== exp/delta ==
==> flow/design.v <==
module FIR_low_pass_filter(
	input clk,
	input rst,
	input [7:0]FIR_IN,
	output reg [16:0]FIR_OUT
);
reg[7:0] delay_pipeline1;
reg[7:0] delay_pipeline2;
reg[7:0] delay_pipeline3;
reg[7:0] delay_pipeline4;
reg[7:0] delay_pipeline5;
reg[7:0] delay_pipeline6;
reg[7:0] delay_pipeline7;
reg[7:0] delay_pipeline8;
reg[7:0] delay_pipeline9;
wire[7:0] coeff1 = 8'd7;	 
wire[7:0] coeff2 = 8'd5;
wire[7:0] coeff3 = 8'd51;
wire[7:0] coeff4 = 8'd135;
wire[7:0] coeff5 = 8'd179;
wire[7:0] coeff6 = 8'd135;
wire[7:0] coeff7 = 8'd51;
wire[7:0] coeff8 = 8'd5;
wire[7:0] coeff9 = 8'd7;
reg signed [16:0] multi_data1 ; 
reg signed [16:0] multi_data2 ;
reg signed [16:0] multi_data3 ;
reg signed [16:0] multi_data4 ;
reg signed [16:0] multi_data5 ;
reg signed [16:0] multi_data6 ;
reg signed [16:0] multi_data7 ;
reg signed [16:0] multi_data8 ;
reg signed [16:0] multi_data9 ;
always@(posedge clk or negedge rst)
if(!rst)
begin
	delay_pipeline1 <= 8'b0 ;
	delay_pipeline2 <= 8'b0 ;
	delay_pipeline3 <= 8'b0 ;
	delay_pipeline4 <= 8'b0 ;
	delay_pipeline5 <= 8'b0 ;
	delay_pipeline6 <= 8'b0 ;
	delay_pipeline7 <= 8'b0 ;
	delay_pipeline8 <= 8'b0 ;
	delay_pipeline9 <= 8'b0 ;
end
else
begin
	delay_pipeline1 <= FIR_IN;
	delay_pipeline2 <= delay_pipeline1 ;
	delay_pipeline3 <= delay_pipeline2 ;
	delay_pipeline4 <= delay_pipeline3 ;
	delay_pipeline5 <= delay_pipeline4 ;
	delay_pipeline6 <= delay_pipeline5 ;
	delay_pipeline7 <= delay_pipeline6 ;
	delay_pipeline8 <= delay_pipeline7 ;
	delay_pipeline9 <= delay_pipeline8 ;
end
always@(posedge clk or negedge rst)  
	if(!rst)
		multi_data1 <= 17'b0 ;
	else
		multi_data1 <= delay_pipeline1*coeff1 ;
always@(posedge clk or negedge rst)  
	if(!rst)
		multi_data2 <= 17'b0 ;
	else
		multi_data2 <= delay_pipeline2*coeff2 ;
always@(posedge clk or negedge rst)  
	if(!rst)
		multi_data3 <= 17'b0 ;
	else
		multi_data3 <= delay_pipeline3*coeff3 ;
always@(posedge clk or negedge rst)  
	if(!rst)
		multi_data4 <= 17'b0 ;
	else
		multi_data4 <= delay_pipeline4*coeff4 ;
always@(posedge clk or negedge rst)  
	if(!rst)
		multi_data5 <= 17'b0 ;
	else
		multi_data5 <= delay_pipeline5*coeff5 ;
always@(posedge clk or negedge rst)  
	if(!rst)
		multi_data6 <= 17'b0 ;
	else
		multi_data6 <= delay_pipeline6*coeff6 ;
always@(posedge clk or negedge rst)  
	if(!rst)
		multi_data7 <= 17'b0 ;
	else
		multi_data7 <= delay_pipeline7*coeff7 ;
always@(posedge clk or negedge rst)  
	if(!rst)
		multi_data8 <= 17'b0 ;
	else
		multi_data8 <= delay_pipeline8*coeff8 ;
always@(posedge clk or negedge rst)  
	if(!rst)
		multi_data9 <= 17'b0 ;
	else
		multi_data9 <= delay_pipeline9*coeff9 ;
always@(posedge clk or negedge rst)
	if(!rst)
		FIR_OUT <= 16'b0 ;
	else
		FIR_OUT <= multi_data1 + multi_data2 + multi_data3 + multi_data4 +multi_data5 + multi_data6 + multi_data7 + multi_data8 + multi_data9 ;
endmodule
clock: 3.33 ns
lec_check: 0
abc_area: 1
cap_margin: 5
core_aspect_ratio: 0.95
core_margin: 2
core_utilization: 72
cts_cluster_diameter: 191
cts_cluster_size: 71
hold_slack_margin: 0.29
place_density_lb_addon: 0.08
setup_slack_margin: 0.37
slew_margin: 20
run.sh (not shown) runs the stock make flow with config.mk's settings and CLKGATE_MAP_FILE=.
Although it ran to completion, exp/delta produced a layout that fails the final checks because of setup timing.
Input changes introduced in exp/yarrow (baseline for comparison: exp/delta):
==> flow/config.mk <==
export PLATFORM = sky130hd
export DESIGN_NAME = FIR_low_pass_filter
export DESIGN_NICKNAME = FIR_low_pass_filter
export VERILOG_FILES = /design/flow/design.v
export SDC_FILE = /design/flow/constraint.sdc
export NUM_CORES = 4
export LEC_CHECK = 0
export CAP_MARGIN = 20
export CORE_MARGIN = 2
export CORE_UTILIZATION = 72
export SETUP_SLACK_MARGIN = -0.16
export SLEW_MARGIN = 20
==> flow/constraint.sdc <==
create_clock -name core_clock -period 3.84 [get_ports {clk}]
set_input_delay 0.7680 -clock core_clock [delete_from_list [all_inputs] [get_ports {clk}]]
set_output_delay 0.7680 -clock core_clock [all_outputs]
set_load 0.01 [all_outputs]
==> comparison <==
Completing all stages was not enough for exp/yarrow: its layout failed the final checks because of setup timing.
The higher number of setup violations in the final report came out of exp/delta.
Total via count in the routed design went down by more than 10% going from exp/delta to exp/yarrow.
Sort exp/yarrow and exp/delta by post-synthesis to final-layout area growth desc -> top: exp/delta
Buffer and inverter count on the worst path came out exactly the same in exp/yarrow and exp/delta.
Comparing exp/yarrow and exp/delta, basic-gate share of the synthesized area counting and, or, nand and nor cells is higher on exp/delta.
exp/yarrow -> exp/delta: number of antenna violations at the first check in global routing delta 0, exact match
The multiplexer area fraction after synthesis was comparable across exp/yarrow and exp/delta.
Inputs modified between exp/yarrow and exp/umber:
-- flow/config.mk --
<<< exp/yarrow, line 6
export NUM_CORES = 4
export LEC_CHECK = 0
export CAP_MARGIN = 20
export CORE_MARGIN = 2
export CORE_UTILIZATION = 72
export SETUP_SLACK_MARGIN = -0.16
export SLEW_MARGIN = 20
>>> exp/umber, line 6
export NUM_CORES = 4
export LEC_CHECK = 0
export ABC_AREA = 1
export CAP_MARGIN = 20
export CORE_MARGIN = 2
export CORE_UTILIZATION = 72
export PLACE_DENSITY_LB_ADDON = 0.2
export SETUP_SLACK_MARGIN = 1.01
export SLEW_MARGIN = 20
--- outcome ---
Each of exp/yarrow and exp/umber falls short of a clean finish.
Completing all stages was not enough for exp/yarrow: its layout failed the final checks because of setup timing.
exp/umber vs exp/yarrow on cell area: exp/umber is the higher one.
Changes observed in exp/umber relative to exp/yarrow: number of gates on the worst path with buffers counted went up 1; count of state elements after synthesis neither gained nor lost much; initial antenna violation count grew by 2.


== v55 ==
// FIR_low_pass_filter: RTL as listed in full above, without the edits since
Settings: LEC_CHECK=0, ABC_AREA=0, CAP_MARGIN=20, CELL_PAD_IN_SITES_GLOBAL_PLACEMENT=3, CORE_ASPECT_RATIO=1.43, CORE_MARGIN=5, CORE_UTILIZATION=23, CTS_CLUSTER_SIZE=26, GPL_TIMING_DRIVEN=0, MAX_ROUTING_LAYER=met4, MIN_ROUTING_LAYER=met2, PLACE_DENSITY=0.63, SETUP_SLACK_MARGIN=-0.35, SLEW_MARGIN=20; clock period 3.59 ns.
[flow] v55 | stages: complete | final checks: fail | reason: setup timing
Changes in v52 relative to v55:
- PLACE_DENSITY removed (was 0.63)
- GPL_TIMING_DRIVEN removed (was 0)
- MAX_ROUTING_LAYER removed (was met4)
- ABC_AREA removed (was 0)
- CTS_CLUSTER_SIZE removed (was 26)
- CORE_UTILIZATION changed from 23 to 72
- SETUP_SLACK_MARGIN removed (was -0.35)
- CELL_PAD_IN_SITES_GLOBAL_PLACEMENT removed (was 3)
- CORE_ASPECT_RATIO removed (was 1.43)
- MIN_ROUTING_LAYER removed (was met2)
- CORE_MARGIN changed from 5 to 2
- the clock period (ns, I/O delays scaled along) changed from 3.59 to 3.05
--- outcome ---
- v52 -> stages 100% | layout checks FAIL | setup timing
- Summary of v52 over v55: area taken by flip-flops and latches shows no meaningful change, met2 global-route usage now sits higher.
- | met3 wire length | v52 vs v55 | about 38% lower |
- Going from v55 to v52, slack of the critical path shrank by 1.06 ns, post-synthesis to final-layout area growth grew by 14 points, via count grew by 909.
- Against v55, v52 comes in 2000 um2 higher on cell area.
Here is what was changed in the inputs of v46 compared with v52.
- an added PLACE_DENSITY_LB_ADDON of 0.0
- an added SETUP_SLACK_MARGIN of 0.88
- an added CTS_CLUSTER_SIZE of 31
## What came out
NOTE number of gates resized after CTS v52->v46 increased by more than half
Delta (v46 minus v52): post-synthesis average cell area saw little to no change, row count stayed essentially flat, area share of fa/ha/maj cells after synthesis closely matched the old numbers.
Each of v52 and v46 falls short of a clean finish.
The layout from v52, despite a flow that completed every stage, fails the layout checks, with the failing checks listed as setup timing.
Total instance count after detailed placement shrinks slightly when moving from v52 to v46.
Synthesized area came out exactly the same in v46 and v52.
Relative to v46, the following input files were edited for v49:
- clearing PLACE_DENSITY_LB_ADDON, which used to be 0.0
- swapping 72 for 40 in CORE_UTILIZATION
- clearing SETUP_SLACK_MARGIN, which used to be 0.88
- clearing CTS_CLUSTER_SIZE, which used to be 31
- swapping 3.05 for 4.56 in the clock period (ns, I/O delays scaled along)
--- outcome ---
- v49 went all the way through the flow, and no timing, DRC or antenna check failed.
- v46 never completed, since it errored out during 5_1_grt.
- [v49] site row count rose 35% relative to v46
- Compared v49 against v46; top-level port count within noise.
- Delta (v49 minus v46): HPWL after detailed placement shows a reduction of 15%, post-synthesis share of cell area spent on and, or, nand and nor gates shows no meaningful change, pre-placement core utilization shows a reduction of 33 points.
- v49 vs. v46: chip area estimate from yosys synthesis saw little to no change; worst-case clock buffer depth roughly the same.
- Max worst slack after detailed placement across v46 and v49: v49
- In the flow results for v46 and v49, the placed cell area is smaller on v49.
- Post-cts resize count for v49: 204 down relative to v46
- Where overall die area is concerned, v46 is better than v49.
Changes in v20 relative to v49:
- setting CORE_ASPECT_RATIO to 1.81 for the first time
- setting CTS_CLUSTER_DIAMETER to 380 for the first time
- setting CTS_CLUSTER_SIZE to 96 for the first time
- changing the clock period (ns, I/O delays scaled along) from 4.56 to 7.0
### Flow results
The final layout from v20, which completed every stage, passed the timing, DRC and antenna checks at the end of the flow. Compared with v49, in v20 placed standard-cell area comparable, multiplexer area fraction after synthesis comparable. On clock period minus final worst setup slack, v49 beats v20. Taking v49 as the reference, in v20 post-synthesis to final-layout area growth now sits higher; end-of-flow core utilization now sits at about the same level; number of buffer and inverter stages on the critical path now sits lower.
The following lists how v1 was set up differently from v20:
- changing CTS_CLUSTER_DIAMETER from 380 to 323
- changing CORE_UTILIZATION from 40 to 64
- setting ABC_AREA to 0 for the first time
- setting PLACE_DENSITY to 0.41 for the first time
- setting TNS_END_PERCENT to 35 for the first time
- changing CTS_CLUSTER_SIZE from 96 to 98
- changing SLEW_MARGIN from 20 to 0
- changing CORE_ASPECT_RATIO from 1.81 to 1.94
==> comparison <==
Compared with v20, v1 shows a lower hold slack.
Setup slack: v1 more than v20
Lower half-perimeter wire length of the detailed placement result goes to v1 over v20.
